==> exp/sierra <==
==> flow/design.v <==
module huffman(clk, reset, gray_valid, gray_data, CNT_valid, CNT1, CNT2, CNT3, CNT4, CNT5, CNT6,
    code_valid, HC1, HC2, HC3, HC4, HC5, HC6, M1, M2, M3, M4, M5, M6);
input clk;
input reset;
input gray_valid;
input [7:0] gray_data;
output CNT_valid;
output [7:0] CNT1, CNT2, CNT3, CNT4, CNT5, CNT6;
output code_valid;
output [7:0] HC1, HC2, HC3, HC4, HC5, HC6;
output [7:0] M1, M2, M3, M4, M5, M6;
parameter Wait = 0;
parameter GetData = 1;
parameter Bubble = 2;
parameter Calculate = 3;
parameter Reorder = 4;
parameter Done = 5;
reg [2:0] state;
reg [7:0] gray_data_ [1:6];    
reg [5:0] group_ [1:6];        
reg [7:0] huffman_code [1:6];
reg [7:0] Mi_ [1:6];
reg [6:0] data_count;
reg [2:0] x, y;                
reg [2:0] last;                
reg [2:0] z;                   
reg finishGetData, finish;
assign CNT1 = gray_data_[1];
assign CNT2 = gray_data_[2];
assign CNT3 = gray_data_[3];
assign CNT4 = gray_data_[4];
assign CNT5 = gray_data_[5];
assign CNT6 = gray_data_[6];
assign CNT_valid = finishGetData;
assign HC1 = huffman_code[1];
assign HC2 = huffman_code[2];
assign HC3 = huffman_code[3];
assign HC4 = huffman_code[4];
assign HC5 = huffman_code[5];
assign HC6 = huffman_code[6];
assign M1 = Mi_[1];
assign M2 = Mi_[2];
assign M3 = Mi_[3];
assign M4 = Mi_[4];
assign M5 = Mi_[5];
assign M6 = Mi_[6];
assign code_valid = finish;
wire [7:0] upper_w = gray_data_[last - 3'd1];
wire [7:0] lower_w = gray_data_[last];
wire [5:0] upper_g = group_[last - 3'd1];
wire [5:0] lower_g = group_[last];
integer i;
always@(posedge clk)begin
  finishGetData <= 1'b0;
  finish <= 1'b0;
  if(reset)begin
	state <= Wait;
	data_count <= 7'd0;
	x <= 3'd1;
	y <= 3'd1;
	z <= 3'd1;
	last <= 3'd6;
	for(i = 1;i < 7;i = i + 1)begin
		gray_data_[i] <= 8'd0;
		group_[i] <= 6'd1 << (i - 1);
		Mi_[i] <= 8'd0;
		huffman_code[i] <= 8'd0;
	end
  end
  else begin
	case(state)
		Wait, GetData:begin
			if(gray_valid)begin
				state <= GetData;
				for(i = 1;i < 7;i = i + 1)
					if(gray_data == i)
						gray_data_[i] <= gray_data_[i] + 8'd1;
				data_count <= data_count + 7'd1;
				if(data_count == 7'd99)begin
					finishGetData <= 1'b1;
					state <= Bubble;
				end
			end
		end
		Bubble:begin
			if(gray_data_[x] < gray_data_[x + 3'd1])begin
				gray_data_[x] <= gray_data_[x + 3'd1];
				gray_data_[x + 3'd1] <= gray_data_[x];
				group_[x] <= group_[x + 3'd1];
				group_[x + 3'd1] <= group_[x];
			end
			if((x + y) < 6)
				x <= x + 3'd1;
			else begin
				x <= 3'd1;
				if(y == 3'd5)
					state <= Calculate;
				else
					y <= y + 3'd1;
			end
		end
		Calculate:begin
			for(i = 1;i < 7;i = i + 1)begin
				if(lower_g[i - 1])begin
					huffman_code[i] <= huffman_code[i] | (Mi_[i] + 8'd1);
					Mi_[i] <= {Mi_[i][6:0], 1'b1};
				end
				if(upper_g[i - 1])
					Mi_[i] <= {Mi_[i][6:0], 1'b1};
			end
			gray_data_[last - 3'd1] <= upper_w + lower_w;
			group_[last - 3'd1] <= upper_g | lower_g;
			last <= last - 3'd1;
			z <= last - 3'd1;
			if(last == 3'd2)begin
				finish <= 1'b1;
				state <= Done;
			end
			else
				state <= Reorder;
		end
		Reorder:begin
			if(z >= 3'd2 && gray_data_[z - 3'd1] < gray_data_[z])begin
				gray_data_[z] <= gray_data_[z - 3'd1];
				gray_data_[z - 3'd1] <= gray_data_[z];
				group_[z] <= group_[z - 3'd1];
				group_[z - 3'd1] <= group_[z];
				z <= z - 3'd1;
			end
			else
				state <= Calculate;
		end
		default:
			state <= Done;
	endcase
  end
end
endmodule
==> flow/run.sh <==
#!/bin/bash
# the make line also repeats each setting of config.mk as NAME=value (left out here)
make -C /OpenROAD-flow-scripts/flow DESIGN_CONFIG=/design/flow/config.mk WORK_HOME=/design/flow/orfs CLKGATE_MAP_FILE= finish
==> flow/config.mk <==
export PLATFORM = sky130hd
export DESIGN_NAME = huffman
export DESIGN_NICKNAME = huffman
export VERILOG_FILES = /design/flow/design.v
export SDC_FILE = /design/flow/constraint.sdc
export NUM_CORES = 4
export LEC_CHECK = 0
export CAP_MARGIN = 20
export CORE_MARGIN = 2
export CORE_UTILIZATION = 68
export CTS_CLUSTER_DIAMETER = 29
export CTS_CLUSTER_SIZE = 15
export SETUP_SLACK_MARGIN = 0.69
export SLEW_MARGIN = 20
==> flow/constraint.sdc <==
create_clock -name core_clock -period 5.56 [get_ports {clk}]
set_input_delay 1.1120 -clock core_clock [delete_from_list [all_inputs] [get_ports {clk}]]
set_output_delay 1.1120 -clock core_clock [all_outputs]
set_load 0.01 [all_outputs]
==> exp/fjord: changes against exp/sierra <==
- CORE_UTILIZATION: 68 -> 40
- CTS_CLUSTER_DIAMETER: 29 -> unset
- CTS_CLUSTER_SIZE: 15 -> unset
- SETUP_SLACK_MARGIN: 0.69 -> unset
==> flow/constraint.sdc (replaced) <==
create_clock -name core_clock -period 6.0 [get_ports {clk}]
set_input_delay 1.2000 -clock core_clock [delete_from_list [all_inputs] [get_ports {clk}]]
set_output_delay 1.2000 -clock core_clock [all_outputs]
set_load 0.01 [all_outputs]
==> exp/amber: changes against exp/sierra <==
- ABC_AREA: unset -> 1
- CAP_MARGIN: 20 -> 25
- CELL_PAD_IN_SITES_GLOBAL_PLACEMENT: unset -> 2
- CORE_ASPECT_RATIO: unset -> 1.6
- CORE_UTILIZATION: 68 -> 48
- CTS_CLUSTER_DIAMETER: 29 -> 244
- CTS_CLUSTER_SIZE: 15 -> unset
- GPL_ROUTABILITY_DRIVEN: unset -> 1
- MIN_ROUTING_LAYER: unset -> met1
- PLACE_DENSITY_LB_ADDON: unset -> 0.09
- SETUP_SLACK_MARGIN: 0.69 -> -0.13
- SLEW_MARGIN: 20 -> 40
==> flow/constraint.sdc (replaced) <==
create_clock -name core_clock -period 3.4 [get_ports {clk}]
set_input_delay 0.6800 -clock core_clock [delete_from_list [all_inputs] [get_ports {clk}]]
set_output_delay 0.6800 -clock core_clock [all_outputs]
set_load 0.01 [all_outputs]
==> results <==
| metric | exp/fjord | exp/sierra | exp/amber |
|---|---|---|---|
| Basic-gate share of the synthesized area counting and, or, nand and nor cells | 0.141 | 0.141 | 0.301 |
| Top-area cell type share of the netlist area | 0.210 | 0.210 | 0.198 |
| Core utilization before placement | 0.404 | 0.687 | 0.484 |
| DP Cell Count | 2270 | 2105 | - |
| Die X | 204 um | 157 um | 153 um |
| Cell at the root of the clock tree | sky130_fd_sc_hd__clkbuf_16 | sky130_fd_sc_hd__clkbuf_16 | - |
| Area of the core region | 39600 um2 | 23300 um2 | 35100 um2 |
| Setup slack after placement | -0.00310 ns | -0.251 ns | - |
| H-tree levels | 1 | 2 | - |
| Number of buffers added by the clock tree synthesis step | 28 | 50 | - |
| Placed standard-cell area | 18900 um2 | 19000 um2 | - |
| Number of placement rows | 73 | 56 | 87 |
| Xor/xnor cell area share of the yosys netlist | 0.0503 | 0.0503 | 0.0268 |
| Post-synthesis area per instance | 10.2 um2 | 10.2 um2 | 6.84 um2 |
| Post-CTS setup repair buffer count | 0 | 18 | - |
| Register area share after synthesis | 0.370 | 0.370 | 0.350 |
| Run status | finished clean | aborted with a tool error | aborted with a tool error |
| Failing step | - | global routing (5_1_grt) | global placement without I/O (3_1_place_gp_skip_io) |
| Die H | 204 um | 157 um | 242 um |
| Final HPWL DP | 40400 um | 39300 um | - |
| Ao+oa area frac | 0.155 | 0.155 | 0.200 |
| Library cells used by synthesis | 79 | 79 | 49 |
| Chip Area, Yosys | 16000 um2 | 16000 um2 | 16900 um2 |
| Number of buffers added on ports | 156 | 156 | - |
